== the baseline ==
==> flow/design.v (excerpt) <==
module Classic_Pong_Top (
    input clk_i,
    input rst_i,
    input UART_RX_i,
    input sw1_i,
    input sw2_i,
    input sw3_i,
    input sw4_i,
    output VGA_Hsync_o,
    output VGA_Vsync_o,
    output VGA_Red_0_o,
    output VGA_Red_1_o,
    output VGA_Red_2_o,
    output VGA_Grn_0_o,
    output VGA_Grn_1_o,
    output VGA_Grn_2_o,
    output VGA_Blu_0_o,
    output VGA_Blu_1_o,
    output VGA_Blu_2_o
);
    parameter CLKS_PER_BIT = 217;
    parameter VIDEO_WIDTH = 3;  
    parameter TOTAL_COLS = 800;
    parameter TOTAL_ROWS = 525;
    parameter ACTIVE_COLS = 640;
    parameter ACTIVE_ROWS = 480;
    wire [VIDEO_WIDTH-1:0] Red_Video_Pong_w, Red_Video_Porch_w;
    wire [VIDEO_WIDTH-1:0] Grn_Video_Pong_w, Grn_Video_Porch_w;
    wire [VIDEO_WIDTH-1:0] Blu_Video_Pong_w, Blu_Video_Porch_w;
    wire rx_dv_w;
    UART_RX #(.CLKS_PER_BIT(CLKS_PER_BIT)) UART_RX_Inst
    (
        .clk_i(clk_i),
        .rst_i(rst_i),
        .rx_serial_i(UART_RX_i),
        .rx_dv_o(rx_dv_w),
        .rx_byte_o()
    );
    wire Hsync_w, Vsync_w;
    VGA_Sync_Pulse #( 
        .TOTAL_COLS(TOTAL_COLS),
        .TOTAL_ROWS(TOTAL_ROWS),
        .ACTIVE_COLS(ACTIVE_COLS),
        .ACTIVE_ROWS(ACTIVE_ROWS) 
    ) VGA_Sync_Inst (
        .clk_i(clk_i),
        .rst_i(rst_i),
        .Hsync_o(Hsync_w),
        .Vsync_o(Vsync_w),
        .col_count_o(),
  ...
make LEC_CHECK=0 ABC_AREA=1 CAP_MARGIN=20 CORE_MARGIN=2 CORE_UTILIZATION=72 CTS_CLUSTER_DIAMETER=371 CTS_CLUSTER_SIZE=14 GPL_TIMING_DRIVEN=0 HOLD_SLACK_MARGIN=0.29 PLACE_DENSITY_LB_ADDON=0.08 SETUP_SLACK_MARGIN=1.49 SLEW_MARGIN=20 finish   # period 5.31 ns
run.sh (not shown) runs the stock make flow with config.mk's settings and CLKGATE_MAP_FILE=.
The baseline went all the way through the flow, and no timing, DRC or antenna check failed.
Inputs modified between the baseline and the candidate:
- CTS_CLUSTER_DIAMETER removed (was 371)
- CTS_CLUSTER_SIZE changed from 14 to 15
- GPL_ROUTABILITY_DRIVEN newly set to 0
- HOLD_SLACK_MARGIN removed (was 0.29)
- GPL_TIMING_DRIVEN removed (was 0)
- SETUP_SLACK_MARGIN removed (was 1.49)
Findings:
The candidate went all the way through synthesis, placement and routing and the layout is clean on timing, DRC and antenna.
[the candidate vs the baseline] total internal power: higher in the candidate
Per the comparison of the candidate with the baseline, non-filler instance count after layout has decreased; fraction of the cycle the final worst path needs has increased.
Delta (the candidate minus the baseline): overall routing resource usage went down, fraction of standard cell area that is sequential went down by 0.54 points, number of clock buffers inserted by TritonCTS rose by 9, post-route worst setup slack lost 0.22 ns.
Higher transition time at the pin with the least slew margin goes to the candidate over the baseline.
Max combinational power across the baseline and the candidate: the baseline

* * *

== try-pepper ==
Classic_Pong_Top again, from the RTL that the note above started with.
export LEC_CHECK = 0
export ABC_AREA = 1
export CAP_MARGIN = 40
export CORE_ASPECT_RATIO = 1.34
export CORE_MARGIN = 2
export CORE_UTILIZATION = 72
export CTS_CLUSTER_SIZE = 10
export PLACE_DENSITY = 0.38
export SETUP_SLACK_MARGIN = 1.51
export SLEW_MARGIN = 20
export TNS_END_PERCENT = 5
create_clock -name core_clock -period 5.31 [get_ports {clk_i}]
try-pepper finished every stage and its layout cleared the timing, design-rule and antenna checks.
The inputs of try-fjord differ from those of try-pepper as listed below.
- ABC_AREA: 1 -> unset
- SETUP_SLACK_MARGIN: 1.51 -> 1.57
- CORE_ASPECT_RATIO: 1.34 -> unset
- CTS_CLUSTER_SIZE: 10 -> unset
- PLACE_DENSITY: 0.38 -> unset
- PLACE_DENSITY_LB_ADDON: unset -> 0.01
- CAP_MARGIN: 40 -> 20
- TNS_END_PERCENT: 5 -> unset
==> comparison <==
From try-pepper to try-fjord the numbers moved as follows: wire length on met1 now sits lower; number of standard cells after synthesis decreased 27%; final cell count without fillers went down. Met1 usage (lower): try-pepper. Compared with try-pepper, try-fjord shows net count of the mapped netlist that has gone down by more than a quarter. The portion of the clock cycle consumed by the worst path in the final layout in try-fjord was higher than what try-pepper gave. Count of multi-input combinational gates down 23% in try-fjord wrt try-pepper. Where maximum clock frequency is concerned, try-pepper is better than try-fjord.
The inputs of try-cedar differ from those of try-fjord as listed below.
- putting CTS_CLUSTER_SIZE at 14 where nothing was set
- putting ABC_AREA at 1 where nothing was set
- swapping 0.01 for 0.08 in PLACE_DENSITY_LB_ADDON
- putting CTS_CLUSTER_DIAMETER at 371 where nothing was set
- swapping 1.57 for 1.49 in SETUP_SLACK_MARGIN
==> results <==
- The final layout from try-cedar, which completed every stage, passed the timing, design-rule and antenna checks at the end of the flow.
- try-fjord → try-cedar: routed wire length on met2 shows an increase of about 22%, aggregate global-route resource usage shows an increase of 2.9 points, standard cell area after detailed placement shows an increase of about 12%, worst slack at placement shows an increase of 510 ps.
- Of try-cedar and try-fjord, try-fjord shows the higher final total power, with try-cedar below it.
- Against try-fjord, try-cedar comes in about 60% higher on met3 wire length.
- | post-synthesis mux area share | lower: try-cedar |
Input changes introduced in try-quartz (baseline for comparison: try-cedar):
- removing CTS_CLUSTER_SIZE (formerly 14)
- removing CTS_CLUSTER_DIAMETER (formerly 371)
- removing PLACE_DENSITY_LB_ADDON (formerly 0.08)
- changing SETUP_SLACK_MARGIN from 1.49 to 1.58
- removing ABC_AREA (formerly 1)
Findings:
Taking try-cedar as the reference, in try-quartz tally of non-filler cells in the final layout has decreased, number of ordinary and repair buffers in the finished layout has increased, total power density per cell area has increased.
Input changes introduced in try-xenon (baseline for comparison: try-quartz):
- SETUP_SLACK_MARGIN now -0.14, was 1.58
- PLACE_DENSITY_LB_ADDON now 0.01, previously not set
- CTS_CLUSTER_DIAMETER now 379, previously not set
- ABC_AREA now 1, previously not set
- CTS_CLUSTER_SIZE now 16, previously not set
[summary]
try-xenon vs try-quartz: area fraction in xor and xnor cells down in try-xenon
try-quartz reports its highest-power group as the clock network while try-xenon reports sequential cells.
Delta(number of cells on the worst reg-to-reg path, try-xenon - try-quartz) > 0
The power spent charging and discharging nets in try-quartz is 1.10 times that in try-xenon.
try-xenon against try-quartz: final cycle utilization of the critical path has decreased, critical-path maximum fanout has increased.
try-xenon completed; timing, DRC and antenna clean
Summary of the comparison: final cell area excluding filler cells is higher in try-xenon, relative to try-quartz.
Setup changes, try-xenon to try-lagoon
- clearing CTS_CLUSTER_DIAMETER, which used to be 379
- swapping 16 for 72 in CTS_CLUSTER_SIZE
### Flow results
Per the final summary, try-xenon finished and its layout is clean on timing, DRC and antenna.
try-lagoon: all stages complete, timing, DRC and antenna checks passed
Clock network fraction of total power | try-lagoon above try-xenon
Relative to try-xenon, total global routing track utilization has increased by 0.77 points in try-lagoon.
Portion of the clock cycle consumed by the worst path in the final layout: try-xenon vs try-lagoon — no meaningful difference
From try-lagoon to try-xenon, flip-flop count did not move at all.
Taking try-xenon as 1.0, try-lagoon lands at 1.08 on detailed router's first-iteration violation count.
Looking at area overhead of the layout relative to synthesis, try-lagoon sits 2.4 points above try-xenon.
Share of the synthesized netlist area taken by xor and xnor gates came out exactly the same in try-xenon and try-lagoon.
Against try-xenon, number of buffers inserted during clock tree synthesis in try-lagoon rose by more than a quarter.

* * *

run 1:
Starting RTL as in the previous note.
==> flow/config.mk <==
export PLATFORM = sky130hd
export DESIGN_NAME = Classic_Pong_Top
export DESIGN_NICKNAME = Classic_Pong_Top
export VERILOG_FILES = /design/flow/design.v
export SDC_FILE = /design/flow/constraint.sdc
export NUM_CORES = 4
export LEC_CHECK = 0
export CAP_MARGIN = 20
export CELL_PAD_IN_SITES_GLOBAL_PLACEMENT = 2
export CORE_ASPECT_RATIO = 0.61
export CORE_MARGIN = 2
export CORE_UTILIZATION = 20
export CTS_CLUSTER_DIAMETER = 147
export CTS_CLUSTER_SIZE = 19
export GPL_ROUTABILITY_DRIVEN = 0
export MAX_ROUTING_LAYER = met4
export PLACE_DENSITY = 0.6
export SETUP_SLACK_MARGIN = 0.87
export SLEW_MARGIN = 20
==> flow/constraint.sdc <==
create_clock -name core_clock -period 9.01 [get_ports {clk_i}]
set_input_delay 1.8020 -clock core_clock [delete_from_list [all_inputs] [get_ports {clk_i}]]
set_output_delay 1.8020 -clock core_clock [all_outputs]
set_load 0.01 [all_outputs]
For run 2, these inputs were changed with respect to run 1:
- clearing CTS_CLUSTER_DIAMETER, which used to be 147
- swapping 20 for 66 in CORE_UTILIZATION
- clearing CTS_CLUSTER_SIZE, which used to be 19
- clearing CELL_PAD_IN_SITES_GLOBAL_PLACEMENT, which used to be 2
- clearing SETUP_SLACK_MARGIN, which used to be 0.87
- clearing MAX_ROUTING_LAYER, which used to be met4
- clearing GPL_ROUTABILITY_DRIVEN, which used to be 0
- clearing CORE_ASPECT_RATIO, which used to be 0.61
- clearing PLACE_DENSITY, which used to be 0.6
- swapping 9.01 for 10.9 in the clock period (ns, I/O delays scaled along)
### Flow results
Number of nets in the layout (run 2 vs. run 1) increases slightly. Run 2 contains more vias than run 1. Looking at number of tap cells added at floorplan, run 2 sits below run 1. Run 1 -> run 2: power consumption flat. Of run 1 and run 2, run 1 shows the higher worst-case hold slack, with run 2 below it. As far as quantity of gates resized following cts is concerned, run 1 and run 2 perform about the same. When the final numbers for run 1 and run 2 were put side by side, the combinational power share turned out to be smaller in run 2. Relative to run 1, the area of the die measured on run 2 has decreased by more than half. The clock tree skew after final layout of run 2 is lower than that of run 1.
Inputs modified between run 2 and run 3:
- PLACE_DENSITY: unset -> 0.67
- CORE_UTILIZATION: 66 -> 72
- the clock period (ns, I/O delays scaled along): 10.9 -> 9.35
Findings:
Re setup slack: run 3 is 1.51 ns down on run 2. Going from run 2 to run 3, the number of cells in the finished layout apart from fillers was found to have gone down by 49. In run 3 the number of vias per cell after detailed routing turned out about 4% higher than in run 2. Where wire length reported by the detailed router is concerned, run 2 is better than run 3. Changes observed in run 3 relative to run 2: critical path depth grew by 4; die size shrank by 8.1%. ~same depth of the worst hold-timing path in run 3 and run 2. The global-route usage in run 3 sits 2.4 points above the value recorded for run 2. Across both runs, power was higher for run 3 than for run 2. Share of total power in the clock network: run 3 vs run 2 down 1.4 points. The standard cells in run 3 occupy less silicon area than those in run 2 do.
Power is estimated from default activity; no workload was simulated.
